// arm_core
module arm_core (
    input         clk,
    input         rst,
    output [7:0]  imem_addr,
    input  [31:0] imem_data,
    output [5:0]  dmem_addr,
    output [31:0] dmem_wdata,
    output        dmem_we,
    input  [31:0] dmem_rdata,
    output        wb_en,
    output [3:0]  wb_dest,
    output [31:0] wb_value
);
make LEC_CHECK=0 CAP_MARGIN=20 CELL_PAD_IN_SITES_DETAIL_PLACEMENT=0 CORE_MARGIN=2 CORE_UTILIZATION=67 CTS_CLUSTER_DIAMETER=229 CTS_CLUSTER_SIZE=61 GPL_ROUTABILITY_DRIVEN=1 GPL_TIMING_DRIVEN=1 MAX_ROUTING_LAYER=met4 SETUP_SLACK_MARGIN=-0.61 SLEW_MARGIN=20 finish   # period 13.3 ns
run.sh (not shown) runs the stock make flow with config.mk's settings and CLKGATE_MAP_FILE=.
The baseline failed in 5_1_grt with ODB-0269.
Then changed:
CELL_PAD_IN_SITES_DETAIL_PLACEMENT = default   (was 0)
CORE_UTILIZATION = 65   (was 67)
CTS_CLUSTER_DIAMETER = default   (was 229)
CTS_CLUSTER_SIZE = default   (was 61)
GPL_ROUTABILITY_DRIVEN = default   (was 1)
GPL_TIMING_DRIVEN = default   (was 1)
MAX_ROUTING_LAYER = default   (was met4)
SETUP_SLACK_MARGIN = 2.08   (was -0.61)
clock period = 8.29 ns   (was 13.3 ns; I/O delays follow)
Effect: The new run did not get past 5_1_grt; area after synthesis does not change; die size is higher by a few percent; synthesized cell count stays the same.
Then changed:
CORE_UTILIZATION = 60   (was 65)
PLACE_DENSITY = 0.6   (was default)
SETUP_SLACK_MARGIN = 2.13   (was 2.08)
clock period = 8.35 ns   (was 8.29 ns; I/O delays follow)
Effect: The new run never finished: it broke off in 5_1_grt. Die area grows by 8.2%. Area after synthesis does not change. Synthesized cell count is unchanged.
Then changed:
CORE_UTILIZATION = 40   (was 60)
SETUP_SLACK_MARGIN = default   (was 2.13)
clock period = 15.7 ns   (was 8.35 ns; I/O delays follow)
Effect: Now the flow finished with timing, DRC and antenna clean; area after synthesis is unchanged; die area rises by 49%; synthesized cell count does not change.

* * *

Starting RTL as in the previous note.
## arm_core
module arm_core (
    input         clk,
    input         rst,
    output [7:0]  imem_addr,
    input  [31:0] imem_data,
    output [5:0]  dmem_addr,
    output [31:0] dmem_wdata,
    output        dmem_we,
    input  [31:0] dmem_rdata,
    output        wb_en,
    output [3:0]  wb_dest,
    output [31:0] wb_value
);
  wire [31:0] IF_stage_pc_out;
  wire [31:0] IF_stage_instruction_out;
  wire [31:0] branch_address;
  wire EXE_stage_B_out;
  wire hazard_detected;
  IF_Stage IF_Stage_Inst (
    .clk(clk),
    .rst(rst),
    .freeze(hazard_detected),
    .Branch_taken(EXE_stage_B_out),
    .BranchAddr(branch_address),
    .imem_data(imem_data),
    .PC(IF_stage_pc_out),
    .Instruction(IF_stage_instruction_out)
  );
  assign imem_addr = IF_stage_pc_out[7:0];
  wire [31:0] IF_reg_pc_out;
  wire [31:0] IF_reg_instruction_out;
  IF_Stage_Reg IF_Reg_Inst (
    .clk(clk),
    .rst(rst),
    .freeze(hazard_detected),
    .flush(EXE_stage_B_out),
    .PC_in(IF_stage_pc_out),
    .Instruction_in(IF_stage_instruction_out),
    .PC(IF_reg_pc_out),
    .Instruction(IF_reg_instruction_out)
  );
  wire [3:0]  ID_stage_reg_file_dst;
  wire [3:0]  ID_stage_reg_file_src1, ID_stage_reg_file_src2;
  ...
==> flow/config.mk <==
export PLATFORM = sky130hd
export DESIGN_NAME = arm_core
export DESIGN_NICKNAME = arm_core
export VERILOG_FILES = /design/flow/design.v
export SDC_FILE = /design/flow/constraint.sdc
export NUM_CORES = 4
export LEC_CHECK = 0
export CAP_MARGIN = 20
export CELL_PAD_IN_SITES_DETAIL_PLACEMENT = 0
export CORE_MARGIN = 2
export CORE_UTILIZATION = 66
export CTS_CLUSTER_DIAMETER = 229
export CTS_CLUSTER_SIZE = 61
export GPL_ROUTABILITY_DRIVEN = 1
export GPL_TIMING_DRIVEN = 1
export SETUP_SLACK_MARGIN = -0.73
export SLEW_MARGIN = 20
export TNS_END_PERCENT = 5
==> flow/constraint.sdc <==
create_clock -name core_clock -period 9.16 [get_ports {clk}]
set_input_delay 1.8320 -clock core_clock [delete_from_list [all_inputs] [get_ports {clk}]]
set_output_delay 1.8320 -clock core_clock [all_outputs]
set_load 0.01 [all_outputs]
The baseline failed in global routing.
Change:
Settings changed: MAX_ROUTING_LAYER from default to met4, SETUP_SLACK_MARGIN -0.73 to -0.64.
Clock period 9.16 ns to 11.0 ns, I/O delays scaled along.
The new run stopped in global routing on ODB-0269.
Die area stays the same.
Synthesized cell count stays the same.
Area after synthesis is unchanged.
Change:
Settings changed: CELL_PAD_IN_SITES_DETAIL_PLACEMENT 0 to default, CORE_UTILIZATION 66 to 40, CTS_CLUSTER_DIAMETER 229 to default, CTS_CLUSTER_SIZE 61 to default, GPL_ROUTABILITY_DRIVEN 1 to default, GPL_TIMING_DRIVEN 1 to default, MAX_ROUTING_LAYER met4 to default, PLACE_DENSITY from default to 0.6, SETUP_SLACK_MARGIN -0.64 to default, TNS_END_PERCENT 5 to default.
Clock period 11.0 ns to 16.0 ns, I/O delays scaled along.
Outcome:
- This time the run passed the timing, design-rule and antenna checks
- synthesized area does not change
- synthesized cell count stays the same
- die size grows by 64%

* * *

Starting RTL as in the previous note.
Settings: LEC_CHECK=0, CAP_MARGIN=20, CELL_PAD_IN_SITES_DETAIL_PLACEMENT=1, CELL_PAD_IN_SITES_GLOBAL_PLACEMENT=3, CORE_ASPECT_RATIO=1.28, CORE_MARGIN=2, CORE_UTILIZATION=51, CTS_CLUSTER_SIZE=61, GPL_ROUTABILITY_DRIVEN=1, GPL_TIMING_DRIVEN=1, PLACE_DENSITY_LB_ADDON=0.28, SETUP_SLACK_MARGIN=3.66, SLEW_MARGIN=0; clock period 14.3 ns.
The starting point stopped in 3_1_place_gp_skip_io on FLW-0024.
==> next run, changes <==
CELL_PAD_IN_SITES_DETAIL_PLACEMENT = unset   (was 1)
CELL_PAD_IN_SITES_GLOBAL_PLACEMENT = unset   (was 3)
CORE_ASPECT_RATIO = unset   (was 1.28)
CORE_UTILIZATION = 72   (was 51)
CTS_CLUSTER_SIZE = unset   (was 61)
GPL_ROUTABILITY_DRIVEN = unset   (was 1)
GPL_TIMING_DRIVEN = unset   (was 1)
PLACE_DENSITY_LB_ADDON = unset   (was 0.28)
SETUP_SLACK_MARGIN = -0.58   (was 3.66)
SLEW_MARGIN = 20   (was 0)
clock period = 7.68 ns   (was 14.3 ns; I/O delays follow)
=>
- The changed run did not get past 5_1_grt
- die size falls by about 30%
- synthesized cell count stays the same
- area after synthesis is unchanged

* * *

arm_core again, from the RTL that the note above started with.
Settings: LEC_CHECK=0, CAP_MARGIN=20, CORE_MARGIN=2, CORE_UTILIZATION=57, PLACE_DENSITY=0.6, SETUP_SLACK_MARGIN=-1.06, SLEW_MARGIN=20; clock period 10.6 ns.
The first run completed, yet does not pass: negative setup slack.
==> next run, changes <==
--- a/flow/config.mk
+++ b/flow/config.mk
@@ -7,7 +7,8 @@
 export LEC_CHECK = 0
+export ABC_AREA = 1
 export CAP_MARGIN = 20
 export CORE_MARGIN = 2
-export CORE_UTILIZATION = 57
+export CORE_UTILIZATION = 62
+export CTS_CLUSTER_SIZE = 95
 export PLACE_DENSITY = 0.6
-export SETUP_SLACK_MARGIN = -1.06
 export SLEW_MARGIN = 20
==> flow/constraint.sdc (replaced) <==
create_clock -name core_clock -period 6.58 [get_ports {clk}]
set_input_delay 1.3160 -clock core_clock [delete_from_list [all_inputs] [get_ports {clk}]]
set_output_delay 1.3160 -clock core_clock [all_outputs]
set_load 0.01 [all_outputs]
Effect:
- Now the flow never finished: it broke off in 5_1_grt on GRT-0116
- die area fell by a few percent
- area after synthesis rose by a few percent
- synthesized cell count came out higher by well over a third
==> next run, changes <==
--- a/flow/config.mk
+++ b/flow/config.mk
@@ -10,5 +10,6 @@
 export CORE_MARGIN = 2
-export CORE_UTILIZATION = 62
+export CORE_UTILIZATION = 72
 export CTS_CLUSTER_SIZE = 95
-export PLACE_DENSITY = 0.6
+export PLACE_DENSITY = 0.4
 export SLEW_MARGIN = 20
+export TNS_END_PERCENT = 10
The new run aborted during 5_1_grt.
Synthesized area does not change.
Die area is lower by 14%.
Synthesized cell count is unchanged.
==> next run, changes <==
--- a/flow/config.mk
+++ b/flow/config.mk
@@ -9,7 +9,8 @@
 export CAP_MARGIN = 20
+export CORE_ASPECT_RATIO = 0.7
 export CORE_MARGIN = 2
 export CORE_UTILIZATION = 72
+export CTS_CLUSTER_DIAMETER = 392
 export CTS_CLUSTER_SIZE = 95
-export PLACE_DENSITY = 0.4
+export PLACE_DENSITY = 0.6
 export SLEW_MARGIN = 20
-export TNS_END_PERCENT = 10
What happened:
- The new run failed in 5_1_grt, error GRT-0232
- die size barely changes
- area after synthesis stays the same
- synthesized cell count stays the same
==> next run, changes <==
--- a/flow/config.mk
+++ b/flow/config.mk
@@ -9,8 +9,7 @@
 export CAP_MARGIN = 20
-export CORE_ASPECT_RATIO = 0.7
 export CORE_MARGIN = 2
-export CORE_UTILIZATION = 72
-export CTS_CLUSTER_DIAMETER = 392
-export CTS_CLUSTER_SIZE = 95
+export CORE_UTILIZATION = 58
+export CTS_CLUSTER_SIZE = 77
 export PLACE_DENSITY = 0.6
 export SLEW_MARGIN = 20
+export TNS_END_PERCENT = 5
==> flow/constraint.sdc (replaced) <==
create_clock -name core_clock -period 10.5 [get_ports {clk}]
set_input_delay 2.1000 -clock core_clock [delete_from_list [all_inputs] [get_ports {clk}]]
set_output_delay 2.1000 -clock core_clock [all_outputs]
set_load 0.01 [all_outputs]
Result: The new run failed in 5_1_grt (ODB-0269). Synthesized cell count is unchanged. Area after synthesis is unchanged. Die size goes up by a quarter to a third.
==> next run, changes <==
--- a/flow/config.mk
+++ b/flow/config.mk
@@ -7,9 +7,6 @@
 export LEC_CHECK = 0
-export ABC_AREA = 1
 export CAP_MARGIN = 20
 export CORE_MARGIN = 2
-export CORE_UTILIZATION = 58
-export CTS_CLUSTER_SIZE = 77
+export CORE_UTILIZATION = 25
 export PLACE_DENSITY = 0.6
 export SLEW_MARGIN = 20
-export TNS_END_PERCENT = 5
==> flow/constraint.sdc (replaced) <==
create_clock -name core_clock -period 17.5 [get_ports {clk}]
set_input_delay 3.5000 -clock core_clock [delete_from_list [all_inputs] [get_ports {clk}]]
set_output_delay 3.5000 -clock core_clock [all_outputs]
set_load 0.01 [all_outputs]
What happened:
- With this change the flow produced a clean layout
- synthesized area shrinks by 2.5%
- die size climbs by 120%
- synthesized cell count went down by 27%
